==> design.v <==
`timescale 1ns/100ps
module mult_stage( input clock, reset, start, nuke, 
		   input [63:0] product_in, mplier_in, mcand_in,
		   output logic done,
		   output logic [63:0] product_out, mplier_out, mcand_out
		  );
	logic [63:0] prod_in_reg, partial_prod_reg;
	logic [63:0] partial_product, next_mplier, next_mcand;
	assign product_out = prod_in_reg + partial_prod_reg;
	assign partial_product = mplier_in[7:0] * mcand_in;
	assign next_mplier = {8'b0,mplier_in[63:8]};
	assign next_mcand = {mcand_in[55:0],8'b0};
	always_ff @(posedge clock) begin
		prod_in_reg      <= product_in;
		partial_prod_reg <= partial_product;
		mplier_out       <= next_mplier;
		mcand_out        <= next_mcand;
	end
	always_ff @(posedge clock) begin
		if(reset)
			done <= 1'b0;
		else if(nuke)
			done <= 1'b0;
		else
			done <= start;
	end
endmodule
`timescale 1ns/100ps
module mult(	input clock, reset, nuke, 
		input [63:0] mcand, mplier,
		input start,
		output [63:0] product,
		output done
	   );
  	logic [63:0] mcand_out, mplier_out;
  	logic [(7*64)-1:0] internal_products, internal_mcands, internal_mpliers;
  	logic [6:0] internal_dones;
	mult_stage mstage [7:0]  (
		.clock(clock),
		.reset(reset),
		.nuke(nuke), 
		.product_in({internal_products,64'h0}),
		.mplier_in({internal_mpliers,mplier}),
		.mcand_in({internal_mcands,mcand}),
		.start({internal_dones,start}),
		.product_out({product,internal_products}),
		.mplier_out({mplier_out,internal_mpliers}),
		.mcand_out({mcand_out,internal_mcands}),
		.done({done,internal_dones})
	);
endmodule
==> run.sh <==
#!/bin/bash
# the make line also repeats each setting of config.mk as NAME=value (left out here)
make -C /OpenROAD-flow-scripts/flow DESIGN_CONFIG=/design/flow/config.mk WORK_HOME=/design/flow/orfs CLKGATE_MAP_FILE= finish
==> config.mk <==
export PLATFORM = sky130hd
export DESIGN_NAME = mult
export DESIGN_NICKNAME = mult
export VERILOG_FILES = /design/flow/design.v
export SDC_FILE = /design/flow/constraint.sdc
export NUM_CORES = 4
export LEC_CHECK = 0
export ABC_AREA = 0
export CAP_MARGIN = 5
export CORE_ASPECT_RATIO = 1.29
export CORE_MARGIN = 3
export CORE_UTILIZATION = 39
export GPL_TIMING_DRIVEN = 0
export MAX_ROUTING_LAYER = met4
export PLACE_DENSITY_LB_ADDON = 0.12
export SETUP_SLACK_MARGIN = -0.72
export SLEW_MARGIN = 25
export TNS_END_PERCENT = 35
==> constraint.sdc <==
create_clock -name core_clock -period 7.64 [get_ports {clock}]
set_input_delay 1.5280 -clock core_clock [delete_from_list [all_inputs] [get_ports {clock}]]
set_output_delay 1.5280 -clock core_clock [all_outputs]
set_load 0.01 [all_outputs]
==> impl_metrics.tcl, run 1 <==
# collected from the flow reports
set metrics [dict create \
    synthCells 9442 \
    p_sw_w 0.0209 \
    drv_slew 0 \
    tns_ps -7760 \
    gp_congestion 0.924 \
    die_height_um 564 \
    rows 204 \
    worst-r2r-setup-slack_ps -100 \
    worstSetupEndpointType "flip-flop" \
    crit_required_ps 8300 \
    wirelength_um 256000 \
    cts_setup_buffers 0 \
    pg_clk_w 0.00711 \
    overflow 0 \
    synth_top_cell_by_area "fa_1" \
    critical_path_class "input port to flip-flop" \
    ff_type "dfxtp_1" \
    fp_nets 11600 \
    internal_power_w 0.0259 \
    comb-power_w 0.0298 \
    r2r-end "mstage[1].partial_prod_reg[62]" \
    path_depth 21 \
    yosysChipArea_um2 94200 \
    max_slew_margin 0.254 \
    drc 0 \
    swShare 0.446 \
    power_leader "combinational cells" \
    dieArea_um2 247000 \
    drtIter0Drc 2615 \
    post_drt_wl_per_cell_um 19.5 \
    ys_sh_adder 0.383 \
    clk_path_buf_depth 4 \
    critPathSlowestCell "clkdlybuf4s50_1" \
    die_w_um 439 \
    htreeDepth 4 \
    cts_made_buffers 142 \
    rr_worst_depth 21 \
    worstHoldStart "mstage[4].prod_in_reg[25]" \
    synthDominantCellAreaShare 0.308 \
    ys_warn_count 1 \
    yosys-stat-cells 9442 \
    p_leak_nw 48.2 \
    first_pass_iters 5 \
    postRouteAntennaNets 0 \
    status "finished with violations" \
    timing.final.crit_period_ps 8330 \
    max_freq_mhz 120 \
    synth.distinct_cells 79 \
    io_buffers 194 \
    clock_skew_ps 76.8 \
    setup_slack_ps -693 \
    violations "setup timing" \
    whs_endpoint "mstage[5].prod_in_reg[25]" \
    avgSynthCellArea_um2 9.97 \
    cts_sinks 1192 \
    worstMarginPinSlew_ps 1120 \
    num_io_pins 197 \
    pg_seq_w 0.00988 \
    coreArea_um2 240000 \
    syn_area_um2 94200 \
    cts_tree "yes" \
    cp-start-kind "input port" \
    antenna_found_initial 10 \
    cpPeakStageDelay_ps 900 \
    openroad.warnings 27 \
    fp_util 0.392 \
    dpl.cell_count 12800 \
    synthToLayoutAreaGrowth_pct 11.6 \
    fin_nets 11900 \
    maxCapViolations 0 \
    top_logic_kind "adder cells" \
    ir_drop_mv 0.398 \
    ys_sh_xor 0.0493 \
    cp_max_fo 12 \
    p_per_area_nw_per_um2 445 \
    edf_count 0 \
    final-setup-viol-count 23 \
    ys_top_cells_by_count "1,505 x and2_1, 1,447 x fa_1, 1,262 x inv_1" \
    crit_arrival_ps 9000 \
    ctsHoldBuffers 0 \
    grt_use_total 0.215 \
    cp_cell_sequence "clkdlybuf4s50_1 > clkbuf_1 > and2_1 > fa_1 > fa_1 > fa_1 > inv_1 > fa_1 > inv_1 > ha_1 > and3_1 > and2_1 > o2111ai_1 > o211a_1 > o21ai_0 > nand2_1 > a32oi_1 > a21oi_1 > o31ai_1 > a221oi_1 > xnor2_1" \
    mux_area_frac 0.000213 \
    min_path_type "flip-flop to flip-flop" \
    post-route-period-util 1.09 \
    grt_first_pass_wirelength_um 399000 \
    crit_start "mplier[7]" \
    via_count 64500 \
    cts-root-buf "clkbuf_16" \
    clk_latency_ps 850 \
    stdcell_count 13100 \
    clock_power_share 0.152 \
    critPathMostFrequentCell "fa_1" \
    viasPerCell 4.93 \
    path_delay_family "AND-OR/OR-AND gates" \
    postSynthSeqShare 0.253 \
    grt_max_degree 16 \
    grt_pass1_vias 70500 \
    ys_sh_simple 0.166 \
    aoi_share 0.0833 \
    async_flop_share 0 \
    critical_path_buf_inv_count 4 \
    hold_path_depth 0 \
    p_comb_frac 0.637 \
    finalHoldViolations 0 \
    dp_hpwl_um 212000 \
    worstReg2RegStart "mstage[0].mplier_out[7]" \
    ys_ff 1192 \
    power_frac_seq 0.211 \
    top_cell "and2_1" \
    clk_pin_slew_ps 60 \
    endpoint "mstage[0].partial_prod_reg[49]" \
    synth.area.top_cells "fa_1 31%, dfxtp_1 25%, and2_1 10%" \
]
-- repair_timing --
item / in CTS / in global routing
resized: 8 / 3
setup endpoints to repair: 21 / 3
pin swaps: 0 / 0
-- routing by layer --
metal	share of wire	vias up	track usage
met5	0	-	-
met4	0.061	0	0.113
met3	0.029	538	0.0189
met2	0.52	1199	0.389
met1	0.39	32500	0.233
li1	-	30300	-
-- per-stage QoR --
stage	utilization	area, um^2	hold WS (ps)	total power [W]	setup WS [ps]
finish	0.438	105000	296	0.0468	-693
CTS	0.438	105000	285	0.0473	-717
global placement	0.417	100000	310	0.0394	-2300
global route	0.438	105000	285	0.0511	-676
floorplan	-	94200	310	0.0316	1030
detailed placement	0.417	100000	312	0.0398	-2380
-- cell type report --
cell class / count / area (um^2)
fill: 23300 / 135000
multi-input combinational: 6699 / 64300
tap: 3193 / 4000
inverter: 1262 / 4740
buffer: 285 / 1300
antenna: 16 / 40.0
timing repair buffer: 194 / 1940
clock buffer: 175 / 3910
clock inverter: 73 / 1010
sequential: 1192 / 23900
==> run 2: changes to the inputs <==
Settings changed: ABC_AREA 0 to default, CAP_MARGIN 5 to 20, CORE_ASPECT_RATIO 1.29 to default, CORE_MARGIN 3 to 2, CORE_UTILIZATION 39 to 40, GPL_TIMING_DRIVEN 0 to default, MAX_ROUTING_LAYER met4 to default, PLACE_DENSITY_LB_ADDON 0.12 to default, SETUP_SLACK_MARGIN -0.72 to 1.56, SLEW_MARGIN 25 to 20, TNS_END_PERCENT 35 to default.
Clock period 7.64 ns to 6.66 ns, I/O delays scaled along.
==> run 2 against run 1 <==
Now clean on timing, DRC and antenna. Cell area is 5.8% higher. Die area is 3.3% lower. Critical path depth stayed put. Clock power is 12% higher. Via count is 2.3% higher. Core utilization is 3.6 points higher. Non-clock buffer count is 169 higher. First-iteration DRC count is 22% higher. Synthesized area stayed put. Critical path type unchanged. Largest power group unchanged. Highest routed layer is now met5.
==> impl_metrics.tcl, run 2 <==
# collected from the flow reports
set metrics [dict create \
    status "complete, no violations" \
    grt_first_pass_wirelength_um 383000 \
    wirelength_um 241000 \
    drc 0 \
    synth.area.top_cells "fa_1 31%, dfxtp_1 25%, and2_1 10%" \
    worstSetupEndpointType "flip-flop" \
    die_w_um 489 \
    comb_area_um2 67000 \
    critPathMostFrequentCell "fa_1" \
    ys_sh_simple 0.166 \
    p_per_area_nw_per_um2 531 \
    fp_nets 11600 \
    flop_area_um2 24000 \
    openroad.warnings 30 \
    cts_tree "yes" \
    fp_util 0.401 \
    yosysChipArea_um2 94200 \
    pg_clk_w 0.00795 \
    clock_skew_ps 57.3 \
    path_delay_family "adder cells" \
    final-setup-viol-count 0 \
    timing.final.crit_period_ps 5820 \
    ir_drop_mv 0.305 \
    swShare 0.438 \
    synth.distinct_cells 79 \
    min_path_type "flip-flop to flip-flop" \
    critPathSlowestCell "fa_1" \
    finalHoldViolations 0 \
    ctsHoldBuffers 0 \
    crit_start "mplier[2]" \
    overflow 0 \
    cpPeakStageDelay_ps 570 \
    syn_area_um2 94200 \
    nFillCells 21600 \
    cp_cell_sequence "buf_12 > buf_12 > buf_6 > buf_4 > buf_4 > and2_1 > fa_1 > fa_1 > fa_1 > fa_1 > ha_1 > a21o_1 > a21o_1 > a21o_1 > a21oi_1 > nor2_1 > a211oi_1 > nand2_4 > a221o_1 > a31oi_1 > xnor2_1" \
    io_buffers 196 \
    ys_warn_count 1 \
    stdcell_count 13200 \
    drtIter0Drc 3188 \
    yosys-stat-cells 9442 \
    top_logic_kind "adder cells" \
    rsz0062_at_grt "yes" \
    worstMarginPinSlew_ps 864 \
    worstHoldStart "mstage[3].prod_in_reg[6]" \
    post_dp_cell_area_um2 101000 \
    ys_ff 1192 \
    avgSynthCellArea_um2 9.97 \
    clk_path_buf_depth 3 \
    p_leak_nw 50.6 \
    clock_power_share 0.135 \
    dpl.cell_count 12800 \
    p_comb_frac 0.672 \
    total_power_w 0.0590 \
    crit_required_ps 7370 \
    synthDominantCellAreaShare 0.308 \
    hold_path_depth 0 \
    synthToLayoutAreaGrowth_pct 18.1 \
    whs_endpoint "mstage[4].prod_in_reg[6]" \
    max_slew_margin 0.420 \
    post-route-period-util 0.874 \
    critical_path_class "input port to flip-flop" \
    dp_hpwl_um 182000 \
    die_height_um 489 \
    drv_slew 0 \
    cp-start-kind "input port" \
    max_freq_mhz 172 \
    antenna_found_initial 13 \
    clk_latency_ps 830 \
    power_frac_seq 0.194 \
    postRouteAntennaNets 0 \
    worstReg2RegStart "mstage[1].mplier_out[3]" \
    maxCapViolations 0 \
    p_sw_w 0.0258 \
    grt_max_degree 48 \
    cp_max_fo 18 \
    endpoint "mstage[0].partial_prod_reg[57]" \
    mux_area_frac 0.000213 \
    critical_path_buf_inv_count 5 \
    fin_nets 12100 \
    r2r-end "mstage[2].partial_prod_reg[62]" \
    htreeDepth 4 \
    coreArea_um2 235000 \
    viasPerCell 4.99 \
    pg_seq_w 0.0114 \
    dieArea_um2 239000 \
    post_drt_wl_per_cell_um 18.2 \
    grt_pass1_vias 71700 \
    aoi_share 0.0833 \
    comb-power_w 0.0396 \
    gp_congestion 0.905 \
    cts-root-buf "clkbuf_16" \
    rr_worst_depth 18 \
    crit_arrival_ps 6530 \
    clk_pin_slew_ps 60 \
    first_pass_iters 8 \
    stdcell_area_um2 111000 \
    tns_ps 0 \
    ys_sh_adder 0.383 \
    path_depth 21 \
    ys_sh_xor 0.0493 \
    synth_top_cell_by_area "fa_1" \
    via_count 66000 \
    power_leader "combinational cells" \
    internal_power_w 0.0332 \
    top_cell "and2_1" \
    async_flop_share 0 \
    edf_count 0 \
    ys_top_cells_by_count "1,505 x and2_1, 1,447 x fa_1, 1,262 x inv_1" \
    ff_type "dfxtp_1" \
    rows 178 \
    grt_use_total 0.201 \
    postSynthSeqShare 0.253 \
    cts_sinks 1192 \
    num_io_pins 197 \
    cts_made_buffers 142 \
    worst-r2r-setup-slack_ps 1100 \
    synthCells 9442 \
]
run 2: repair_timing:
item,4_1_cts,5_1_grt
buffers inserted,116,47
pin swaps,233,198
gates resized,568,314
gates cloned,11,7
setup endpoints to repair,151,114
run 2: area by class of cell:
type | instances | share of cell area
repair buffers | 648 | 0.0580
inverters | 1262 | 0.0426
clock buffers | 186 | 0.0355
well taps | 3150 | 0.0354
flip-flops and latches | 1192 | 0.216
multi-input cells | 6699 | 0.603
clock inverters | 74 | 0.00909
diodes | 4 | 0.0000900
run 2: metal layers:
| layer | share of wire | track usage | wire length (um) |
|---|---|---|---|
| met1 | 0.42 | 0.256 | 102000 |
| met2 | 0.48 | 0.343 | 116000 |
| met3 | 0.053 | 0.0303 | 12700 |
| met4 | 0.040 | 0.0783 | 9620 |
| met5 | 0.00013 | 0 | 31 |
run 2: per-stage QoR:
step	utilization	hold WS, ps	setup WS, ps
after floorplan	-	310	695
after global placement	0.431	311	-490
after detailed placement	0.431	312	-466
after CTS	0.466	304	939
after global routing	0.474	313	707
final	0.474	308	838
==> run 3: changes to the inputs <==
Settings changed: ABC_AREA from default to 0, CELL_PAD_IN_SITES_GLOBAL_PLACEMENT from default to 1, CTS_CLUSTER_SIZE from default to 69, GPL_ROUTABILITY_DRIVEN from default to 1, HOLD_SLACK_MARGIN from default to 0.07, PLACE_DENSITY from default to 0.79, SETUP_SLACK_MARGIN 1.56 to default, TNS_END_PERCENT from default to 95.
Clock period 6.66 ns to 4.99 ns, I/O delays scaled along.
==> run 3 against run 2 <==
The layout now fails its checks (setup timing). Non-clock buffer count grew 767. First-iteration DRC count shrank 5.7%. Highest routed layer unchanged. Worst setup slack lost 1400 ps. Core utilization grew 2.7 points. Critical path type is now flip-flop to flip-flop.
==> impl_metrics.tcl, run 3 <==
# collected from the flow reports
set metrics [dict create \
    num_io_pins 197 \
    avgSynthCellArea_um2 9.97 \
    htreeDepth 4 \
    drtIter0Drc 3006 \
    grt_pass1_vias 74500 \
    dpl.cell_count 13600 \
    cts_made_buffers 140 \
    worst-r2r-setup-slack_ps -530 \
    coreArea_um2 235000 \
    p_leak_nw 54.7 \
    min_path_type "flip-flop to flip-flop" \
    ctsHoldBuffers 0 \
    grt_use_total 0.202 \
    finalHoldViolations 0 \
    yosys-stat-cells 9442 \
    post_dp_cell_area_um2 108000 \
    worstReg2RegStart "mstage[1].mplier_out[2]" \
    synthToLayoutAreaGrowth_pct 24.8 \
    dp_slack_ps -1790 \
    crit_required_ps 5670 \
    die_height_um 489 \
    cts_tree "yes" \
    path_delay_family "adder cells" \
    dieArea_um2 239000 \
    path_depth 22 \
    status "finished with violations" \
    edf_count 0 \
    drc 0 \
    maxCapViolations 0 \
    synth.area.top_cells "fa_1 31%, dfxtp_1 25%, and2_1 10%" \
    via_count 68600 \
    fp_util 0.401 \
    critPathSlowestCell "fa_1" \
    cts-root-buf "clkbuf_16" \
    stdcell_count 14000 \
    top_cell "and2_1" \
    comb-power_w 0.0575 \
    post-route-period-util 1.11 \
    p_per_area_nw_per_um2 710 \
    whs_endpoint "mstage[4].mplier_out[22]" \
    worstMarginPinSlew_ps 743 \
    max_slew_margin 0.498 \
    pg_seq_w 0.0152 \
    cp-start-kind "flip-flop" \
    ys_sh_adder 0.383 \
    ir_drop_mv 0.593 \
    ys_sh_xor 0.0493 \
    p_sw_w 0.0356 \
    clk_latency_ps 840 \
    critical_path_buf_inv_count 5 \
    fin_nets 12900 \
    fp_nets 11600 \
    rsz0062_at_grt "yes" \
    crit_arrival_ps 6200 \
    openroad.warnings 30 \
    grt_max_degree 32 \
    timing.final.crit_period_ps 5520 \
    internal_power_w 0.0479 \
    pg_clk_w 0.0109 \
    syn_area_um2 94200 \
    violations "setup timing" \
    worstSetupEndpointType "flip-flop" \
    ys_top_cells_by_count "1,505 x and2_1, 1,447 x fa_1, 1,262 x inv_1" \
    yosysChipArea_um2 94200 \
    cp_cell_sequence "buf_12 > buf_12 > and2_4 > fa_2 > fa_1 > fa_1 > inv_1 > fa_1 > inv_2 > ha_4 > a21o_1 > and4_1 > nand4bb_4 > a21oi_4 > a21oi_2 > o211ai_1 > buf_4 > a21o_1 > a31oi_4 > a221o_1 > a221oi_2 > xnor2_1" \
    worstHoldStart "mstage[3].mplier_out[30]" \
    synthCells 9442 \
    p_comb_frac 0.688 \
    hold_path_depth 0 \
    rows 178 \
    ff_type "dfxtp_1" \
    gp_congestion 0.935 \
    postSynthSeqShare 0.253 \
    top_logic_kind "adder cells" \
    power_leader "combinational cells" \
    stdcell_area_um2 118000 \
    aoi_share 0.0833 \
    synth_top_cell_by_area "fa_1" \
    grt_first_pass_wirelength_um 387000 \
    critical_path_class "flip-flop to flip-flop" \
    dp_hpwl_um 190000 \
    post_drt_wl_per_cell_um 17.5 \
    clock_skew_ps 74.5 \
    overflow 0 \
    synth.distinct_cells 79 \
    cts_sinks 1192 \
    async_flop_share 0 \
    max_freq_mhz 181 \
    endpoint "mstage[2].partial_prod_reg[62]" \
    hold_ws_ps 299 \
    cp_max_fo 9 \
    ys_sh_simple 0.166 \
    crit_start "mstage[1].mplier_out[2]" \
    synthDominantCellAreaShare 0.308 \
    setup_slack_ps -533 \
    io_buffers 196 \
    viasPerCell 4.91 \
    clk_path_buf_depth 3 \
    mux_area_frac 0.000213 \
    ys_warn_count 1 \
    drv_slew 0 \
    swShare 0.426 \
    wirelength_um 244000 \
    ys_ff 1192 \
    clock_power_share 0.130 \
    postRouteAntennaNets 0 \
    first_pass_iters 5 \
    clk_pin_slew_ps 60 \
    final-setup-viol-count 66 \
    r2r-end "mstage[2].partial_prod_reg[62]" \
    cpPeakStageDelay_ps 550 \
    antenna_found_initial 5 \
    power_frac_seq 0.182 \
    die_w_um 489 \
    rr_worst_depth 22 \
    critPathMostFrequentCell "fa_1" \
]
==> run 3: layout make-up <==
class | count | area, um^2
Fill cell | 21200 | 117000
Multi-Input combinational cell | 6699 | 67200
Sequential cell | 1192 | 24000
Timing Repair Buffer | 1415 | 12700
Inverter | 1262 | 4740
Tap cell | 3150 | 3940
Clock buffer | 177 | 3860
Clock inverter | 82 | 1170
Antenna cell | 2 | 5.00
==> run 3: routing by layer <==
layer	track usage	vias up	routed length [um]	part of all wire
met5	0	-	25	0.00010
met2	0.359	1620	121000	0.50
met3	0.0258	479	10200	0.042
met4	0.0775	4	10100	0.042
li1	-	32100	-	-
met1	0.250	34400	103000	0.42
==> run 3: through the flow <==
step           TNS (ps)  power (W)  utilization
2_1_floorplan    -10260     0.0489            -
6_report         -13740     0.0835        0.501
3_3_place_gp     -92960     0.0655        0.459
3_5_place_dp     -96160     0.0665        0.459
5_1_grt          -24520     0.0904        0.501
4_1_cts          -14490     0.0810        0.492
==> run 3: what timing repair did <==
item | CTS | global route
resized | 525 | 382
pin swaps | 263 | 320
setup buffers | 100 | 73
setup endpoints to repair | 129 | 120
gates cloned | 14 | 13
==> run 4: changes to the inputs <==
Settings changed: ABC_AREA 0 to default, CAP_MARGIN 20 to 5, CELL_PAD_IN_SITES_GLOBAL_PLACEMENT 1 to default, CORE_UTILIZATION 40 to 70, CTS_CLUSTER_SIZE 69 to default, GPL_ROUTABILITY_DRIVEN 1 to default, HOLD_SLACK_MARGIN 0.07 to default, PLACE_DENSITY 0.79 to default, TNS_END_PERCENT 95 to default.
Clock period 4.99 ns to 4.05 ns, I/O delays scaled along.
==> run 4 against run 3 <==
Still fails the layout checks on setup timing. Critical path type unchanged. Worst hold slack got worse by 5.8 ps. Register-to-register slack worse by 940 ps. Fmax hardly changed. Critical endpoint is now mstage[4].partial_prod_reg[52]. Highest routed layer unchanged. Cell area decreased by 0.24%. Critical path depth is 4 lower. Synthesized cell count unchanged. Final cell count decreased by 8.2%. First-iteration DRC count is 100% higher. Clock skew is 13 ps higher. Global-route usage increased by 19 points.
==> impl_metrics.tcl, run 4 <==
# collected from the flow reports
set metrics [dict create \
    status "finished with violations" \
    violations "setup timing" \
    clock_skew_ps 87.9 \
    postRouteAntennaNets 0 \
    critical_path_class "flip-flop to flip-flop" \
    worstHoldStart "mstage[1].mplier_out[27]" \
    io_buffers 196 \
    clk_latency_ps 810 \
    setup_slack_ps -1470 \
    top_cell "and2_1" \
    avgSynthCellArea_um2 9.97 \
    critical_path_buf_inv_count 2 \
    r2r-end "mstage[4].partial_prod_reg[52]" \
    cts-root-buf "clkbuf_16" \
    internal_power_w 0.0610 \
    drc 0 \
    dieArea_um2 137000 \
    ys_sh_xor 0.0493 \
    grt_use_total 0.396 \
    cts_made_buffers 118 \
    crit_start "mstage[3].mcand_out[33]" \
    post_drt_wl_per_cell_um 21.9 \
    critPathSlowestCell "fa_2" \
    htreeDepth 3 \
    grt_pass1_vias 80800 \
    openroad.warnings 33 \
    first_pass_iters 6 \
    clock_power_share 0.106 \
    cp_cell_sequence "nand2_1 > fa_1 > fa_2 > fa_1 > fa_1 > inv_2 > ha_4 > or3_4 > buf_6 > a311oi_4 > o21ai_4 > a41oi_2 > nor2b_1 > o21ai_1 > a21oi_2 > o21a_1 > nor2_2 > xnor2_1" \
    pg_clk_w 0.0116 \
    max_slew_margin 0.264 \
    gp_congestion 0.968 \
    synthDominantCellAreaShare 0.308 \
    wirelength_um 281000 \
    synthToLayoutAreaGrowth_pct 24.5 \
    power_leader "combinational cells" \
    overflow 0 \
    max_freq_mhz 181 \
    swShare 0.447 \
    cts_tree "yes" \
    num_io_pins 197 \
    antenna_found_initial 21 \
    synth.area.top_cells "fa_1 31%, dfxtp_1 25%, and2_1 10%" \
    ys_sh_adder 0.383 \
    fp_util 0.706 \
    final-setup-viol-count 212 \
    worstReg2RegStart "mstage[3].mcand_out[33]" \
    grt_max_degree 31 \
    coreArea_um2 133000 \
    dp_hpwl_um 196000 \
    yosys-stat-cells 9442 \
    path_depth 18 \
    syn_area_um2 94200 \
    min_path_type "flip-flop to flip-flop" \
    p_leak_nw 55.6 \
    mux_area_frac 0.000213 \
    postSynthSeqShare 0.253 \
    p_comb_frac 0.725 \
    critPathMostFrequentCell "fa_1" \
    fp_nets 11600 \
    yosysChipArea_um2 94200 \
    path_delay_family "adder cells" \
    whs_endpoint "mstage[2].mplier_out[19]" \
    clk_path_buf_depth 3 \
    post_dp_cell_area_um2 109000 \
    die_height_um 371 \
    crit_required_ps 4770 \
    cts_sinks 1192 \
    synth_top_cell_by_area "fa_1" \
    rows 134 \
    synth.distinct_cells 79 \
    via_count 75200 \
    async_flop_share 0 \
    ys_warn_count 1 \
    top_logic_kind "adder cells" \
    stdcell_area_um2 117000 \
    fin_nets 13100 \
    viasPerCell 5.86 \
    crit_arrival_ps 6240 \
    power_frac_seq 0.170 \
    ir_drop_mv 0.636 \
    drtIter0Drc 6005 \
    timing.final.crit_period_ps 5520 \
    hold_path_depth 0 \
    finalHoldViolations 0 \
    p_sw_w 0.0493 \
    aoi_share 0.0833 \
    worstMarginPinSlew_ps 1100 \
    rr_worst_depth 18 \
    grt_first_pass_wirelength_um 425000 \
    rsz0062_at_grt "yes" \
    die_w_um 371 \
    ys_top_cells_by_count "1,505 x and2_1, 1,447 x fa_1, 1,262 x inv_1" \
    p_per_area_nw_per_um2 941 \
    endpoint "mstage[4].partial_prod_reg[52]" \
    cp-start-kind "flip-flop" \
    ff_type "dfxtp_1" \
    worstSetupEndpointType "flip-flop" \
    synthCells 9442 \
    ys_ff 1192 \
    total_power_w 0.110 \
    post-route-period-util 1.36 \
    pg_seq_w 0.0187 \
    clk_pin_slew_ps 70 \
    cpPeakStageDelay_ps 690 \
    drv_slew 0 \
    maxCapViolations 0 \
    cp_max_fo 7 \
    ys_sh_simple 0.166 \
    edf_count 0 \
    comb-power_w 0.0800 \
    ctsHoldBuffers 0 \
    worst-r2r-setup-slack_ps -1470 \
]
-- run 4: final cells by class --
class / instances / area [um^2]
clock inverter: 65 / 831
inverter: 1262 / 4740
fill: 6374 / 16200
timing repair buffer: 1684 / 14500
clock buffer: 155 / 3280
antenna: 8 / 20.0
tap: 1768 / 2210
sequential: 1192 / 24000
multi-input combinational: 6699 / 67600
-- run 4: per-stage QoR --
step	setup TNS, ps	utilization	setup WS (ps)	hold WS [ps]	cells
finish	-169650	0.879	-1470	293	12800
global route	-196830	0.879	-1590	297	12800
CTS	-134670	0.866	-1280	292	12800
detailed placement	-231150	0.814	-2480	312	12400
global placement	-217400	0.814	-2420	310	12400
floorplan	-90630	-	-1390	309	9442
-- run 4: layer usage --
layer	track usage	routed length, um
met1	0.451	98700
met2	0.683	138000
met3	0.0647	21400
met4	0.270	23700
met5	0	116
-- run 4: timing repair --
action                                  in CTS  in global routing
pin swaps                                  251                242
resized                                    535                318
cloned                                       9                  3
endpoints found under the setup margin     215                221
setup buffers                              102                 81
==> run 5: changes to the inputs <==
Settings changed: ABC_AREA from default to 0, CAP_MARGIN 5 to 25, CELL_PAD_IN_SITES_DETAIL_PLACEMENT from default to 1, CORE_ASPECT_RATIO from default to 1.8, CORE_UTILIZATION 70 to 67, CTS_CLUSTER_DIAMETER from default to 56, GPL_ROUTABILITY_DRIVEN from default to 1, GPL_TIMING_DRIVEN from default to 0, PLACE_DENSITY_LB_ADDON from default to 0.1, SLEW_MARGIN 20 to 0, TNS_END_PERCENT from default to 45.
Clock period 4.05 ns to 4.13 ns, I/O delays scaled along.
==> run 5 against run 4 <==
The flow now stops in clock tree synthesis. Die area increased by 4.5%. Synthesized cell count unchanged. Synthesized area unchanged.
==> impl_metrics.tcl, run 5 <==
# metrics dict for downstream scripts
set metrics [dict create \
    status "did not finish" \
    outcome.stop_stage "clock tree synthesis" \
    toolErrorMsg "[ERROR DPL-0033] detailed placement checks failed during check placement." \
    fp_util 0.675 \
    ff_type "dfxtp_1" \
    yosys-stat-cells 9442 \
    coreArea_um2 140000 \
    synthDominantCellAreaShare 0.308 \
    synth_top_cell_by_area "fa_1" \
    ys_sh_xor 0.0493 \
    rows 184 \
    dpl.cell_count 11500 \
    top_logic_kind "adder cells" \
    gp_congestion 1.01 \
    synth.distinct_cells 79 \
    num_io_pins 197 \
    synth.area.top_cells "fa_1 31%, dfxtp_1 25%, and2_1 10%" \
    top_cell "and2_1" \
    ys_sh_adder 0.383 \
    ys_sh_simple 0.166 \
    post_dp_cell_area_um2 99800 \
    avgSynthCellArea_um2 9.97 \
    dp_slack_ps -3980 \
    mux_area_frac 0.000213 \
    dp_hpwl_um 310000 \
    die_height_um 507 \
    aoi_share 0.0833 \
    io_buffers 194 \
    synthCells 9442 \
    yosysChipArea_um2 94200 \
    ys_ff 1192 \
    ys_warn_count 1 \
    fp_nets 11600 \
    postSynthSeqShare 0.253 \
    die_w_um 283 \
    edf_count 0 \
    ys_top_cells_by_count "1,505 x and2_1, 1,447 x fa_1, 1,262 x inv_1" \
    async_flop_share 0 \
    dieArea_um2 144000 \
    syn_area_um2 94200 \
]
run 5: stage by stage:
stage	total power, W	hold slack (ps)
2_1_floorplan	0.0604	309
3_3_place_gp	0.0747	310
3_5_place_dp	0.0837	313
==> run 6: changes to the inputs <==
Settings changed: ABC_AREA 0 to 1, CAP_MARGIN 25 to 35, CELL_PAD_IN_SITES_DETAIL_PLACEMENT 1 to default, CORE_ASPECT_RATIO 1.8 to 1.0, CORE_UTILIZATION 67 to 70, CTS_CLUSTER_DIAMETER 56 to 210, CTS_CLUSTER_SIZE from default to 16, GPL_ROUTABILITY_DRIVEN 1 to default, GPL_TIMING_DRIVEN 0 to 1, HOLD_SLACK_MARGIN from default to 0.29, PLACE_DENSITY_LB_ADDON 0.1 to 0.28, SETUP_SLACK_MARGIN from default to -0.39, SLEW_MARGIN 0 to 20, TNS_END_PERCENT 45 to default.
Clock period 4.13 ns to 3.85 ns, I/O delays scaled along.
==> run 6 against run 5 <==
The flow stops in global routing. Synthesized cell count is 64% higher. Synthesized area is 18% higher. Die area is 13% higher.
==> impl_metrics.tcl, run 6 <==
# metrics dict for downstream scripts
set metrics [dict create \
    status "did not finish" \
    outcome.stop_stage "global routing" \
    toolErrorMsg "[ERROR GRT-0116] Global routing finished with congestion. Check the congestion regions in the DRC Viewer." \
    ys_warn_count 1 \
    fp_util 0.704 \
    ys_top_cells_by_count "5,005 x nand2_1, 4,052 x inv_1, 1,447 x fa_1" \
    overflow 312 \
    die_height_um 403 \
    postSynthSeqShare 0.215 \
    ys_sh_simple 0.236 \
    yosysChipArea_um2 111000 \
    htreeDepth 3 \
    num_io_pins 197 \
    rows 146 \
    ys_sh_adder 0.324 \
    gp_congestion 1.09 \
    die_w_um 403 \
    cts_sinks 1192 \
    cts_made_buffers 84 \
    fp_nets 17700 \
    coreArea_um2 158000 \
    synthDominantCellAreaShare 0.260 \
    ys_ff 1192 \
    async_flop_share 0 \
    io_buffers 196 \
    dieArea_um2 162000 \
    dp_hpwl_um 342000 \
    ff_type "dfxtp_1" \
    avgSynthCellArea_um2 7.17 \
    synth.area.top_cells "fa_1 26%, dfxtp_1 21%, nand2_1 17%" \
    top_logic_kind "adder cells" \
    dpl.cell_count 18800 \
    syn_area_um2 111000 \
    mux_area_frac 0 \
    grt_use_total 0.739 \
    yosys-stat-cells 15500 \
    synth_top_cell_by_area "fa_1" \
    edf_count 0 \
    post_dp_cell_area_um2 128000 \
    ys_sh_xor 0.0250 \
    cts-root-buf "clkbuf_16" \
    synthCells 15500 \
    aoi_share 0.0410 \
    top_cell "nand2_1" \
    clk_path_buf_depth 3 \
    synth.distinct_cells 47 \
]
==> run 6: per-stage QoR <==
stage	TNS (ps)	setup slack [ps]
3_5_place_dp	-169880	-1420
2_1_floorplan	-56720	-574
3_3_place_gp	-147580	-1340
4_1_cts	-112110	-713
==> run 6: repair_timing <==
action | CTS
hold endpoints to repair | 2
hold buffers | 2
cloned | 13
pin swaps | 103
gates resized | 496
setup buffers | 30
setup endpoints to repair | 210
==> run 6: metal layers <==
metal | GRT overflow | global-route usage
met2 | 152 | 0.906
met5 | 2 | 0.318
met4 | 122 | 0.693
met3 | 28 | 0.568
met1 | 8 | 0.764
==> run 7: changes to the inputs <==
Settings changed: ABC_AREA 1 to 0, CAP_MARGIN 35 to 30, CELL_PAD_IN_SITES_DETAIL_PLACEMENT from default to 1, CORE_ASPECT_RATIO 1.0 to default, CORE_MARGIN 2 to 3, CORE_UTILIZATION 70 to 40, CTS_CLUSTER_DIAMETER 210 to 238, CTS_CLUSTER_SIZE 16 to default, GPL_TIMING_DRIVEN 1 to default, HOLD_SLACK_MARGIN 0.29 to default, MAX_ROUTING_LAYER from default to met4, MIN_ROUTING_LAYER from default to met1, PLACE_DENSITY_LB_ADDON 0.28 to default, SETUP_SLACK_MARGIN -0.39 to 1.28, SLEW_MARGIN 20 to 30, TNS_END_PERCENT from default to 90.
Clock period 3.85 ns to 5.2 ns, I/O delays scaled along.
==> run 7 against run 6 <==
Now fails the layout checks on setup timing. Synthesized area shrank 15%. Die area grew 49%. Synthesized cell count shrank 39%.
==> impl_metrics.tcl, run 7 <==
# collected from the flow reports
set metrics [dict create \
    status "finished with violations" \
    violations "setup timing" \
    avgSynthCellArea_um2 9.97 \
    endpoint "mstage[0].partial_prod_reg[57]" \
    edf_count 0 \
    fp_nets 11600 \
    setup_slack_ps -314 \
    min_path_type "flip-flop to flip-flop" \
    wirelength_um 293000 \
    viasPerCell 5.10 \
    rr_worst_depth 22 \
    dieArea_um2 241000 \
    rows 177 \
    critPathMostFrequentCell "fa_1" \
    power_leader "combinational cells" \
    total_power_w 0.0866 \
    critical_path_class "input port to flip-flop" \
    clk_latency_ps 820 \
    post-route-period-util 1.06 \
    ys_sh_simple 0.166 \
    cts_sinks 1192 \
    post_dp_cell_area_um2 108000 \
    path_delay_family "adder cells" \
    synth.distinct_cells 79 \
    first_pass_iters 5 \
    hold_path_depth 0 \
    dp_slack_ps -1770 \
    htreeDepth 4 \
    ys_sh_adder 0.383 \
    cts_tree "yes" \
    cts-root-buf "clkbuf_16" \
    worstMarginPinSlew_ps 1070 \
    fp_util 0.403 \
    grt_pass1_vias 81700 \
    p_sw_w 0.0391 \
    cts_made_buffers 141 \
    clk_pin_slew_ps 60 \
    maxCapViolations 0 \
    yosys-stat-cells 9442 \
    whs_endpoint "mstage[4].mplier_out[22]" \
    io_buffers 196 \
    via_count 71000 \
    path_depth 25 \
    gp_congestion 0.911 \
    worstHoldStart "mstage[3].mplier_out[30]" \
    final-setup-viol-count 67 \
    coreArea_um2 233000 \
    synthDominantCellAreaShare 0.308 \
    pg_clk_w 0.0105 \
    openroad.warnings 30 \
    max_slew_margin 0.280 \
    ys_warn_count 1 \
    antenna_found_initial 25 \
    mux_area_frac 0.000213 \
    drtIter0Drc 2768 \
    r2r-end "mstage[2].partial_prod_reg[62]" \
    critPathSlowestCell "fa_1" \
    max_freq_mhz 181 \
    p_comb_frac 0.708 \
    clock_power_share 0.122 \
    cp_max_fo 9 \
    worstReg2RegStart "mstage[1].mplier_out[2]" \
    comb-power_w 0.0613 \
    die_w_um 491 \
    ys_top_cells_by_count "1,505 x and2_1, 1,447 x fa_1, 1,262 x inv_1" \
    clock_skew_ps 54.0 \
    p_per_area_nw_per_um2 740 \
    drv_slew 0 \
    num_io_pins 197 \
    crit_required_ps 5910 \
    yosysChipArea_um2 94200 \
    cp-start-kind "input port" \
    ff_type "dfxtp_1" \
    post_drt_wl_per_cell_um 21.0 \
    ys_sh_xor 0.0493 \
    ir_drop_mv 0.436 \
    internal_power_w 0.0475 \
    critical_path_buf_inv_count 8 \
    grt_max_degree 32 \
    top_logic_kind "adder cells" \
    aoi_share 0.0833 \
    power_frac_seq 0.170 \
    synth.area.top_cells "fa_1 31%, dfxtp_1 25%, and2_1 10%" \
    crit_arrival_ps 6220 \
    top_cell "and2_1" \
    crit_start "mplier[7]" \
    postSynthSeqShare 0.253 \
    timing.final.crit_period_ps 5510 \
    cpPeakStageDelay_ps 510 \
    worstSetupEndpointType "flip-flop" \
    syn_area_um2 94200 \
    postRouteAntennaNets 0 \
    grt_first_pass_wirelength_um 457000 \
    finalHoldViolations 0 \
    overflow 0 \
    synth_top_cell_by_area "fa_1" \
    clk_path_buf_depth 3 \
    rsz0062_at_grt "yes" \
    p_leak_nw 54.2 \
    utilization 0.501 \
    pg_seq_w 0.0147 \
    synthCells 9442 \
    worst-r2r-setup-slack_ps -310 \
    dp_hpwl_um 229000 \
    async_flop_share 0 \
    die_height_um 491 \
    drc 0 \
    synthToLayoutAreaGrowth_pct 24.2 \
    stdcell_area_um2 117000 \
    swShare 0.451 \
    grt_use_total 0.245 \
    fin_nets 12800 \
    ys_ff 1192 \
]
-- run 7: area by class of cell --
type                            instances  area (um^2)
Multi-Input combinational cell       6699        67500
Sequential cell                      1192        24000
Clock inverter                         84         1150
Inverter                             1262         4740
Timing Repair Buffer                 1353        11700
Tap cell                             3132         3920
Fill cell                           25700       116000
Clock buffer                          174         3870
Antenna cell                           33         82.6
-- run 7: repair_timing --
action	CTS	global route
cloned	5	0
endpoints found under the hold margin	0	0
endpoints found under the setup margin	240	243
pin swaps	236	207
gates resized	552	273
hold buffers	0	0
setup buffers	75	63
-- run 7: stage by stage --
step | hold WS (ps) | setup TNS, ps | instances
2_1_floorplan | 309 | -5570 | 9442
3_3_place_gp | 310 | -70670 | 13500
3_5_place_dp | 313 | -80620 | 13500
4_1_cts | 316 | -4810 | 13800
5_1_grt | 328 | -19560 | 13900
6_report | 321 | -8880 | 13900
-- run 7: metal layers --
| metal | vias up | share of wire | global-route usage |
|---|---|---|---|
| met3 | 592 | 0.040 | 0.0357 |
| met5 | - | 0 | - |
| met1 | 37000 | 0.39 | 0.274 |
| met2 | 1451 | 0.53 | 0.443 |
| met4 | 0 | 0.040 | 0.0848 |
| li1 | 32000 | - | - |
==> run 8: changes to the inputs <==
Settings changed: ABC_AREA 0 to default, CAP_MARGIN 30 to 20, CELL_PAD_IN_SITES_DETAIL_PLACEMENT 1 to default, CORE_MARGIN 3 to 2, CORE_UTILIZATION 40 to 58, CTS_CLUSTER_DIAMETER 238 to default, MAX_ROUTING_LAYER met4 to default, MIN_ROUTING_LAYER met1 to default, SETUP_SLACK_MARGIN 1.28 to default, SLEW_MARGIN 30 to 20, TNS_END_PERCENT 90 to default.
Clock period 5.2 ns to 5.07 ns, I/O delays scaled along.
==> run 8 against run 7 <==
Still fails the layout checks on setup timing. Register-to-register slack worse by 110 ps. Critical path depth is 3 lower. Sequential power hardly changed. Sequential share of layout area is 0.48 points higher. First-iteration DRC count is 19% higher. Core utilization is 21 points higher. Final cell count is 7.8% lower. Cell area is 2.6% lower. Via count is 4.8% lower. Non-clock buffer count is 63 lower. Critical endpoint is now mstage[0].partial_prod_reg[55]. Largest power group unchanged.
==> impl_metrics.tcl, run 8 <==
# collected from the flow reports
set metrics [dict create \
    nFillCells 12200 \
    clk_latency_ps 800 \
    avgSynthCellArea_um2 9.97 \
    swShare 0.426 \
    ys_warn_count 1 \
    post_dp_cell_area_um2 106000 \
    ys_ff 1192 \
    wirelength_um 235000 \
    drtIter0Drc 3290 \
    max_slew_margin 0.409 \
    synth.distinct_cells 79 \
    overflow 0 \
    clk_path_buf_depth 3 \
    cp_max_fo 8 \
    synthToLayoutAreaGrowth_pct 21.0 \
    syn_area_um2 94200 \
    ys_sh_simple 0.166 \
    critical_path_class "input port to flip-flop" \
    utilization 0.708 \
    grt_pass1_vias 71600 \
    crit_start "mplier[7]" \
    ys_sh_adder 0.383 \
    worstSetupEndpointType "flip-flop" \
    ys_sh_xor 0.0493 \
    ys_top_cells_by_count "1,505 x and2_1, 1,447 x fa_1, 1,262 x inv_1" \
    top_logic_kind "adder cells" \
    post_drt_wl_per_cell_um 18.3 \
    whs_endpoint "mstage[3].mplier_out[0]" \
    hold_path_depth 0 \
    finalHoldViolations 0 \
    rr_worst_depth 22 \
    openroad.warnings 32 \
    first_pass_iters 5 \
    hold_ws_ps 314 \
    yosys-stat-cells 9442 \
    via_count 67600 \
    htreeDepth 4 \
    stdcell_area_um2 114000 \
    post-route-period-util 1.09 \
    ff_type "dfxtp_1" \
    aoi_share 0.0833 \
    cp_cell_sequence "buf_12 > buf_12 > buf_12 > buf_4 > and2_1 > fa_1 > fa_1 > fa_1 > fa_1 > ha_4 > or3_4 > o2111ai_4 > o211ai_1 > a21oi_2 > buf_6 > nor4_4 > o21ai_1 > buf_4 > nand2_4 > a221o_1 > buf_4 > xor2_1" \
    path_depth 22 \
    coreArea_um2 161000 \
    fin_nets 12700 \
    r2r-end "mstage[2].partial_prod_reg[62]" \
    worstHoldStart "mstage[2].mplier_out[8]" \
    die_height_um 407 \
    drv_slew 0 \
    viasPerCell 5.26 \
    violations "setup timing" \
    comb_area_um2 66300 \
    setup_slack_ps -442 \
    endpoint "mstage[0].partial_prod_reg[55]" \
    grt_use_total 0.285 \
    min_path_type "flip-flop to flip-flop" \
    die_w_um 407 \
    dieArea_um2 166000 \
    yosysChipArea_um2 94200 \
    p_comb_frac 0.685 \
    cts_tree "yes" \
    ir_drop_mv 0.463 \
    clk_pin_slew_ps 60 \
    synth_top_cell_by_area "fa_1" \
    max_freq_mhz 181 \
    antenna_found_initial 5 \
    cts-root-buf "clkbuf_16" \
    worstReg2RegStart "mstage[1].mplier_out[4]" \
    crit_arrival_ps 6190 \
    postRouteAntennaNets 0 \
    critPathSlowestCell "fa_1" \
    power_frac_seq 0.186 \
    fp_util 0.585 \
    edf_count 0 \
    gp_congestion 0.945 \
    worstMarginPinSlew_ps 880 \
    synthDominantCellAreaShare 0.308 \
    clock_skew_ps 32.5 \
    maxCapViolations 0 \
    critical_path_buf_inv_count 7 \
    status "finished with violations" \
    pg_seq_w 0.0148 \
    rows 147 \
    fp_nets 11600 \
    rsz0062_at_grt "yes" \
    critPathMostFrequentCell "fa_1" \
    async_flop_share 0 \
    mux_area_frac 0.000213 \
    num_antenna_cells 0 \
    drc 0 \
    p_leak_nw 53.8 \
    dp_hpwl_um 185000 \
    clock_power_share 0.129 \
    internal_power_w 0.0457 \
    pg_clk_w 0.0103 \
    p_sw_w 0.0339 \
    flop_area_um2 23900 \
    final-setup-viol-count 55 \
    crit_required_ps 5750 \
    synth.area.top_cells "fa_1 31%, dfxtp_1 25%, and2_1 10%" \
    grt_first_pass_wirelength_um 372000 \
    p_per_area_nw_per_um2 699 \
    cp-start-kind "input port" \
    cts_sinks 1192 \
    path_delay_family "adder cells" \
    worst-r2r-setup-slack_ps -420 \
    power_leader "combinational cells" \
    comb-power_w 0.0545 \
    timing.final.crit_period_ps 5510 \
    io_buffers 196 \
    cpPeakStageDelay_ps 580 \
    cts_made_buffers 133 \
    postSynthSeqShare 0.253 \
    num_io_pins 197 \
    top_cell "and2_1" \
    synthCells 9442 \
    grt_max_degree 44 \
]
-- run 8: cell type report --
cell class | instances | share of cell area
multi-input cells | 6699 | 0.582
flip-flops and latches | 1192 | 0.210
clock buffers | 165 | 0.0320
clock inverters | 73 | 0.00975
repair buffers | 1290 | 0.101
inverters | 1262 | 0.0416
well taps | 2160 | 0.0237
-- run 8: metal layers --
layer  GRT usage  routed length, um  share of wire  up-vias
met5           0                 11       0.000047        -
met4       0.113               9690          0.041        2
met3      0.0340              10500          0.045      436
met2       0.499             117000           0.50     1641
met1       0.359              97600           0.42    33700
li1            -                  -              -    31800
-- run 8: repair_timing --
item | in CTS | in global routing
pin swaps | 118 | 211
setup endpoints to repair | 116 | 106
setup buffers | 50 | 46
resized | 300 | 341
gates cloned | 8 | 10
hold buffers | 0 | 0
endpoints found under the hold margin | 0 | 0
-- run 8: per-stage QoR --
stage	power (W)	std cells	setup TNS, ps	setup WS (ps)
2_1_floorplan	0.0480	9442	-8070	-577
3_3_place_gp	0.0639	12500	-77990	-1670
3_5_place_dp	0.0650	12500	-85780	-1790
4_1_cts	0.0772	12800	-9570	-460
5_1_grt	0.0862	12800	-20770	-592
6_report	0.0796	12800	-9420	-442
==> run 9: changes to the inputs <==
Settings changed: ABC_AREA from default to 1, CORE_ASPECT_RATIO from default to 1.41, CORE_UTILIZATION 58 to 72, CTS_CLUSTER_DIAMETER from default to 389, CTS_CLUSTER_SIZE from default to 99, SETUP_SLACK_MARGIN from default to -0.38, TNS_END_PERCENT from default to 5.
Clock period 5.07 ns to 3.92 ns, I/O delays scaled along.
==> run 9 against run 8 <==
The flow now stops in global routing. Synthesized area up 18%. Die area down 4.8%. Synthesized cell count up 64%.
==> impl_metrics.tcl, run 9 <==
# metrics dict for downstream scripts
set metrics [dict create \
    die_w_um 335 \
    grt_use_total 0.661 \
    aoi_share 0.0410 \
    synthCells 15500 \
    status "did not finish" \
    synth.area.top_cells "fa_1 26%, dfxtp_1 21%, nand2_1 17%" \
    overflow 349 \
    yosys-stat-cells 15500 \
    post_dp_cell_area_um2 126000 \
    num_io_pins 197 \
    dp_hpwl_um 334000 \
    top_cell "nand2_1" \
    avgSynthCellArea_um2 7.17 \
    top_logic_kind "adder cells" \
    edf_count 0 \
    cts_made_buffers 16 \
    fp_util 0.724 \
    postSynthSeqShare 0.215 \
    ys_sh_adder 0.324 \
    async_flop_share 0 \
    dieArea_um2 158000 \
    cts_sinks 1192 \
    syn_area_um2 111000 \
    ys_sh_simple 0.236 \
    yosysChipArea_um2 111000 \
    synth_top_cell_by_area "fa_1" \
    synth.distinct_cells 47 \
    outcome.stop_stage "global routing" \
    coreArea_um2 154000 \
    ys_sh_xor 0.0250 \
    rows 171 \
    die_height_um 471 \
    mux_area_frac 0 \
    cts-root-buf "clkbuf_16" \
    clk_path_buf_depth 3 \
    synthDominantCellAreaShare 0.260 \
    dp_slack_ps -1750 \
    gp_congestion 1.17 \
    ys_warn_count 1 \
    ys_top_cells_by_count "5,005 x nand2_1, 4,052 x inv_1, 1,447 x fa_1" \
    ctsHoldBuffers 0 \
    io_buffers 196 \
    ff_type "dfxtp_1" \
    fp_nets 17700 \
    htreeDepth 1 \
    ys_ff 1192 \
    toolErrorMsg "[ERROR GRT-0116] Global routing finished with congestion. Check the congestion regions in the DRC Viewer." \
]
[run 9: per-layer routing]
metal | overflow | GRT usage
met3 | 10 | 0.430
met2 | 173 | 0.890
met1 | 4 | 0.639
met4 | 162 | 0.697
met5 | 0 | 0.187
[run 9: stage by stage]
step | std cells | util
after CTS | 18700 | 0.835
after detailed placement | 18600 | 0.819
after global placement | 18600 | 0.819
after floorplan | 15500 | -
[run 9: repair_timing]
item / CTS
setup endpoints to repair: 180
pin swaps: 40
buffers inserted: 18
cloned: 3
gates resized: 459
==> run 10: changes to the inputs <==
Settings changed: ABC_AREA 1 to default, CORE_ASPECT_RATIO 1.41 to default, CTS_CLUSTER_SIZE 99 to default, SETUP_SLACK_MARGIN -0.38 to default, TNS_END_PERCENT 5 to default.
Clock period 3.92 ns to 4.8 ns, I/O delays scaled along.
==> run 10 against run 9 <==
Synthesized area shrank 15%. Synthesized cell count shrank 39%. Die area down 15%. Now fails the layout checks on setup timing.
==> impl_metrics.tcl, run 10 <==
# collected from the flow reports
set metrics [dict create \
    rr_worst_depth 22 \
    final-setup-viol-count 142 \
    die_height_um 366 \
    viasPerCell 6.13 \
    fp_util 0.726 \
    critical_path_buf_inv_count 5 \
    grt_use_total 0.418 \
    cpPeakStageDelay_ps 630 \
    cts-root-buf "clkbuf_16" \
    cp-start-kind "flip-flop" \
    synth_top_cell_by_area "fa_1" \
    min_path_type "flip-flop to flip-flop" \
    syn_area_um2 94200 \
    wirelength_um 302000 \
    dp_slack_ps -1870 \
    rsz0062_at_grt "yes" \
    gp_congestion 1.01 \
    synth.area.top_cells "fa_1 31%, dfxtp_1 25%, and2_1 10%" \
    io_buffers 196 \
    p_sw_w 0.0437 \
    post-route-period-util 1.23 \
    coreArea_um2 130000 \
    dieArea_um2 134000 \
    grt_max_degree 31 \
    synth.distinct_cells 79 \
    cts_made_buffers 117 \
    status "finished with violations" \
    swShare 0.462 \
    violations "setup timing" \
    critPathMostFrequentCell "fa_1" \
    num_io_pins 197 \
    fin_nets 12900 \
    clk_path_buf_depth 3 \
    rows 132 \
    drc 0 \
    antenna_found_initial 31 \
    cts_sinks 1192 \
    pg_clk_w 0.0103 \
    worst-r2r-setup-slack_ps -1110 \
    clock_skew_ps 58.4 \
    synthCells 9442 \
    cts_tree "yes" \
    flop_area_um2 24000 \
    openroad.warnings 32 \
    first_pass_iters 7 \
    cp_cell_sequence "nand2_1 > fa_1 > fa_1 > inv_2 > fa_1 > inv_2 > fa_1 > inv_2 > ha_4 > buf_6 > o21a_1 > o21ai_2 > nand2b_1 > a41oi_2 > o211a_4 > a211o_1 > buf_6 > a21boi_2 > o41a_1 > a21o_1 > a21oi_2 > xnor2_1" \
    yosysChipArea_um2 94200 \
    nFillCells 5597 \
    drv_slew 0 \
    timing.final.crit_period_ps 5910 \
    hold_path_depth 0 \
    pg_seq_w 0.0159 \
    stdcell_count 12600 \
    p_per_area_nw_per_um2 815 \
    aoi_share 0.0833 \
    yosys-stat-cells 9442 \
    critPathSlowestCell "fa_1" \
    ir_drop_mv 0.528 \
    postSynthSeqShare 0.253 \
    ys_sh_simple 0.166 \
    top_cell "and2_1" \
    edf_count 0 \
    clk_pin_slew_ps 70 \
    power_frac_seq 0.169 \
    endpoint "mstage[1].partial_prod_reg[52]" \
    worstReg2RegStart "mstage[0].mcand_out[12]" \
    p_leak_nw 54.7 \
    finalHoldViolations 0 \
    post_drt_wl_per_cell_um 24.0 \
    p_comb_frac 0.722 \
    path_delay_family "adder cells" \
    ys_top_cells_by_count "1,505 x and2_1, 1,447 x fa_1, 1,262 x inv_1" \
    grt_first_pass_wirelength_um 432000 \
    crit_arrival_ps 6620 \
    postRouteAntennaNets 0 \
    crit_start "mstage[0].mcand_out[12]" \
    cp_max_fo 5 \
    synthToLayoutAreaGrowth_pct 22.9 \
    crit_required_ps 5510 \
    die_w_um 366 \
    internal_power_w 0.0508 \
    clk_latency_ps 810 \
    comb_area_um2 67500 \
    clock_power_share 0.109 \
    worstSetupEndpointType "flip-flop" \
    avgSynthCellArea_um2 9.97 \
    power_leader "combinational cells" \
    via_count 77200 \
    setup_slack_ps -1110 \
    fp_nets 11600 \
    ys_sh_adder 0.383 \
    max_slew_margin 0.0681 \
    path_depth 22 \
    async_flop_share 0 \
    ys_ff 1192 \
    top_logic_kind "adder cells" \
    comb-power_w 0.0682 \
    critical_path_class "flip-flop to flip-flop" \
    ff_type "dfxtp_1" \
    dp_hpwl_um 194000 \
    whs_endpoint "mstage[2].mplier_out[20]" \
    ctsHoldBuffers 0 \
    ys_sh_xor 0.0493 \
    max_freq_mhz 169 \
    maxCapViolations 0 \
    worstHoldStart "mstage[1].mplier_out[28]" \
    drtIter0Drc 7770 \
    mux_area_frac 0.000213 \
    worstMarginPinSlew_ps 1380 \
    htreeDepth 3 \
    grt_pass1_vias 81400 \
    dpl.cell_count 12100 \
    overflow 0 \
    r2r-end "mstage[1].partial_prod_reg[52]" \
    ys_warn_count 1 \
    synthDominantCellAreaShare 0.308 \
]
## run 10: per-stage QoR
| stage | instance area [um^2] | utilization | setup TNS, ps | hold slack, ps | total power, W |
|---|---|---|---|---|---|
| 2_1_floorplan | 95100 | - | -16950 | 309 | 0.0513 |
| 3_3_place_gp | 106000 | 0.817 | -95410 | 310 | 0.0685 |
| 3_5_place_dp | 106000 | 0.817 | -109700 | 312 | 0.0706 |
| 4_1_cts | 114000 | 0.877 | -28310 | 299 | 0.0861 |
| 5_1_grt | 116000 | 0.893 | -91940 | 313 | 0.0991 |
| 6_report | 116000 | 0.893 | -64010 | 297 | 0.0944 |
## run 10: cell type report
cell class,count,area share
multi-input cells,6699,0.583
repair buffers,1457,0.112
diodes,15,0.000324
clock buffers,149,0.0281
clock inverters,69,0.00915
well taps,1742,0.0188
inverters,1262,0.0409
flip-flops and latches,1192,0.208
## run 10: repair_timing
| item | 4_1_cts | 5_1_grt |
|---|---|---|
| gates resized | 605 | 386 |
| setup endpoints to repair | 154 | 148 |
| buffers inserted | 134 | 104 |
| pin swaps | 297 | 317 |
| cloned | 12 | 4 |
## run 10: per-layer routing
metal / up-vias / part of all wire / global-route usage
met2: 5422 / 0.47 / 0.711
met5: - / 0.0010 / 0
met4: 36 / 0.10 / 0.316
li1: 32200 / - / -
met1: 37500 / 0.32 / 0.455
met3: 2056 / 0.10 / 0.0962
==> run 11: changes to the inputs <==
Settings changed: CORE_UTILIZATION 72 to 12, CTS_CLUSTER_DIAMETER 389 to default.
Clock period 4.8 ns to 10.5 ns, I/O delays scaled along.
==> run 11 against run 10 <==
The run now finishes clean. Non-clock buffer count is 1223 lower. Sequential cell count is the same. Power shrank 64%. Critical endpoint is now mstage[0].partial_prod_reg[49]. Largest cell class unchanged. Highest routed layer unchanged.
==> impl_metrics.tcl, run 11 <==
# collected from the flow reports
set metrics [dict create \
    first_pass_iters 5 \
    coreArea_um2 783000 \
    postSynthSeqShare 0.253 \
    ys_warn_count 1 \
    drtIter0Drc 4277 \
    crit_required_ps 11210 \
    whs_endpoint "mstage[5].mplier_out[7]" \
    die_height_um 890 \
    clk_latency_ps 850 \
    maxCapViolations 0 \
    dp_hpwl_um 201000 \
    power_leader "combinational cells" \
    endpoint "mstage[0].partial_prod_reg[49]" \
    finalHoldViolations 0 \
    power_frac_seq 0.219 \
    openroad.warnings 27 \
    worst-r2r-setup-slack_ps 3900 \
    nFillCells 88100 \
    aoi_share 0.0833 \
    hold_path_depth 0 \
    internal_power_w 0.0186 \
    timing.final.crit_period_ps 8110 \
    p_per_area_nw_per_um2 303 \
    dieArea_um2 792000 \
    critPathMostFrequentCell "fa_1" \
    ff_type "dfxtp_1" \
    p_comb_frac 0.631 \
    worstReg2RegStart "mstage[1].mplier_out[2]" \
    pg_clk_w 0.00513 \
    postRouteAntennaNets 0 \
    drc 0 \
    avgSynthCellArea_um2 9.97 \
    antenna_found_initial 42 \
    cts_made_buffers 140 \
    pg_seq_w 0.00750 \
    stdcell_count 20100 \
    viasPerCell 3.20 \
    htreeDepth 4 \
    worstSetupEndpointType "flip-flop" \
    die_w_um 890 \
    grt_max_degree 57 \
    cp_cell_sequence "clkdlybuf4s50_1 > buf_4 > and2_1 > fa_1 > fa_1 > fa_1 > inv_1 > fa_1 > inv_1 > ha_1 > and3_1 > and2_1 > o2111ai_1 > o211a_1 > o21ai_0 > nand2_1 > a32oi_1 > a21oi_1 > o31ai_1 > a221oi_1 > xnor2_1" \
    crit_start "mplier[5]" \
    rr_worst_depth 19 \
    cpPeakStageDelay_ps 920 \
    async_flop_share 0 \
    ys_ff 1192 \
    fp_nets 11600 \
    ctsHoldBuffers 0 \
    rsz0062_at_grt "no" \
    p_sw_w 0.0157 \
    fp_util 0.120 \
    critPathSlowestCell "clkdlybuf4s50_1" \
    cp-start-kind "input port" \
    synth.distinct_cells 79 \
    worstMarginPinSlew_ps 1040 \
    status "complete, no violations" \
    cts-root-buf "clkbuf_16" \
    critical_path_class "input port to flip-flop" \
    setup_slack_ps 2390 \
    dp_slack_ps 1580 \
    flop_area_um2 23900 \
    mux_area_frac 0.000213 \
    clock_skew_ps 85.1 \
    cp_max_fo 26 \
    cts_resized 0 \
    max_freq_mhz 123 \
    ys_sh_simple 0.166 \
    swShare 0.458 \
    max_slew_margin 0.309 \
    top_cell "and2_1" \
    overflow 0 \
    clk_pin_slew_ps 70 \
    synthCells 9442 \
    crit_arrival_ps 8820 \
    drv_slew 0 \
    num_io_pins 197 \
    comb_area_um2 64300 \
    clock_power_share 0.150 \
    io_buffers 196 \
    synthToLayoutAreaGrowth_pct 19.9 \
    path_delay_family "adder cells" \
    ys_sh_xor 0.0493 \
    p_leak_nw 47.7 \
    grt_use_total 0.0643 \
    via_count 64400 \
    ir_drop_mv 0.156 \
    tns_ps 0 \
    ys_top_cells_by_count "1,505 x and2_1, 1,447 x fa_1, 1,262 x inv_1" \
    edf_count 0 \
    clk_path_buf_depth 4 \
    synth_top_cell_by_area "fa_1" \
    grt_pass1_vias 68400 \
    worstHoldStart "mstage[4].mplier_out[15]" \
    top_logic_kind "adder cells" \
    synthDominantCellAreaShare 0.308 \
    critical_path_buf_inv_count 4 \
    path_depth 21 \
    yosys-stat-cells 9442 \
    r2r-end "mstage[2].partial_prod_reg[63]" \
    post-route-period-util 0.772 \
    wirelength_um 257000 \
    gp_congestion 0.845 \
    grt_first_pass_wirelength_um 403000 \
    comb-power_w 0.0216 \
    cts_setup_buffers 0 \
    post_drt_wl_per_cell_um 12.8 \
    ys_sh_adder 0.383 \
    final-setup-viol-count 0 \
    fin_nets 11700 \
    cts_tree "yes" \
    yosysChipArea_um2 94200 \
    syn_area_um2 94200 \
    dpl.cell_count 19900 \
    cts_sinks 1192 \
    rows 325 \
    min_path_type "flip-flop to flip-flop" \
    synth.area.top_cells "fa_1 31%, dfxtp_1 25%, and2_1 10%" \
]
-- run 11: final cells by class --
| type | count | share of cell area |
|---|---|---|
| repair buffers | 234 | 0.0197 |
| flip-flops and latches | 1192 | 0.211 |
| inverters | 1262 | 0.0419 |
| clock buffers | 172 | 0.0344 |
| diodes | 7 | 0.000155 |
| well taps | 10500 | 0.116 |
| multi-input cells | 6699 | 0.569 |
| clock inverters | 68 | 0.00726 |
-- run 11: metrics by stage --
step	total power [W]	instance area [um^2]	hold slack, ps	util
floorplan	0.0230	94200	310	-
global placement	0.0288	108000	311	0.138
detailed placement	0.0291	108000	312	0.138
CTS	0.0344	113000	278	0.144
global route	0.0374	113000	295	0.144
finish	0.0342	113000	290	0.144
-- run 11: per-layer routing --
layer	part of all wire	wire length [um]	global-route usage	vias to the layer above
met5	0.00011	28	0	-
met4	0.015	3770	0.0100	4
met3	0.066	16900	0.0126	267
met2	0.41	105000	0.0955	1747
met1	0.51	131000	0.0968	32700
li1	-	-	-	29700
==> run 12: changes to the inputs <==
Settings changed: CORE_UTILIZATION 12 to 72, CTS_CLUSTER_DIAMETER from default to 380, CTS_CLUSTER_SIZE from default to 100.
Clock period 10.5 ns to 2.61 ns, I/O delays scaled along.
==> run 12 against run 11 <==
The run now fails in global routing. Synthesized area did not move. Synthesized cell count did not move. Die area fell by 83%.
==> impl_metrics.tcl, run 12 <==
# metrics dict for downstream scripts
set metrics [dict create \
    status "did not finish" \
    outcome.stop_stage "global routing" \
    toolErrorMsg "[ERROR GRT-0232] Routing congestion too high. Check the congestion heatmap in the GUI." \
    coreArea_um2 130000 \
    cts-root-buf "clkbuf_16" \
    gp_congestion 0.990 \
    synth_top_cell_by_area "fa_1" \
    avgSynthCellArea_um2 9.97 \
    postSynthSeqShare 0.253 \
    io_buffers 196 \
    die_height_um 366 \
    mux_area_frac 0.000213 \
    htreeDepth 1 \
    ys_ff 1192 \
    dieArea_um2 134000 \
    overflow 840 \
    cts_made_buffers 15 \
    yosys-stat-cells 9442 \
    num_io_pins 197 \
    yosysChipArea_um2 94200 \
    rows 132 \
    syn_area_um2 94200 \
    aoi_share 0.0833 \
    ff_type "dfxtp_1" \
    ys_sh_adder 0.383 \
    ys_sh_xor 0.0493 \
    synthDominantCellAreaShare 0.308 \
    dp_hpwl_um 228000 \
    ys_sh_simple 0.166 \
    fp_nets 11600 \
    synthCells 9442 \
    die_w_um 366 \
    fp_util 0.726 \
    synth.distinct_cells 79 \
    edf_count 0 \
    clk_path_buf_depth 3 \
    ys_top_cells_by_count "1,505 x and2_1, 1,447 x fa_1, 1,262 x inv_1" \
    cts_sinks 1192 \
    top_logic_kind "adder cells" \
    ys_warn_count 1 \
    synth.area.top_cells "fa_1 31%, dfxtp_1 25%, and2_1 10%" \
    grt_use_total 0.789 \
    top_cell "and2_1" \
    async_flop_share 0 \
]
[run 12: repair_timing]
action                                 CTS
hold buffers                             3
setup endpoints to repair              389
resized                                506
setup buffers                          104
pin swaps                              256
gates cloned                             3
endpoints found under the hold margin    3
[run 12: routing by layer]
metal,overflow,track usage
met1,51,0.770
met2,422,0.951
met3,67,0.649
met4,295,0.790
met5,5,0.439
[run 12: per-stage QoR]
step	area (um^2)	std cells	total power [W]	utilization	setup WS, ps
2_1_floorplan	96800	9442	0.0983	-	-2560
3_3_place_gp	113000	12900	0.144	0.870	-3410
3_5_place_dp	113000	12900	0.151	0.870	-3540
4_1_cts	116000	13000	0.163	0.892	-2980
Power and IR drop assume default switching activity.
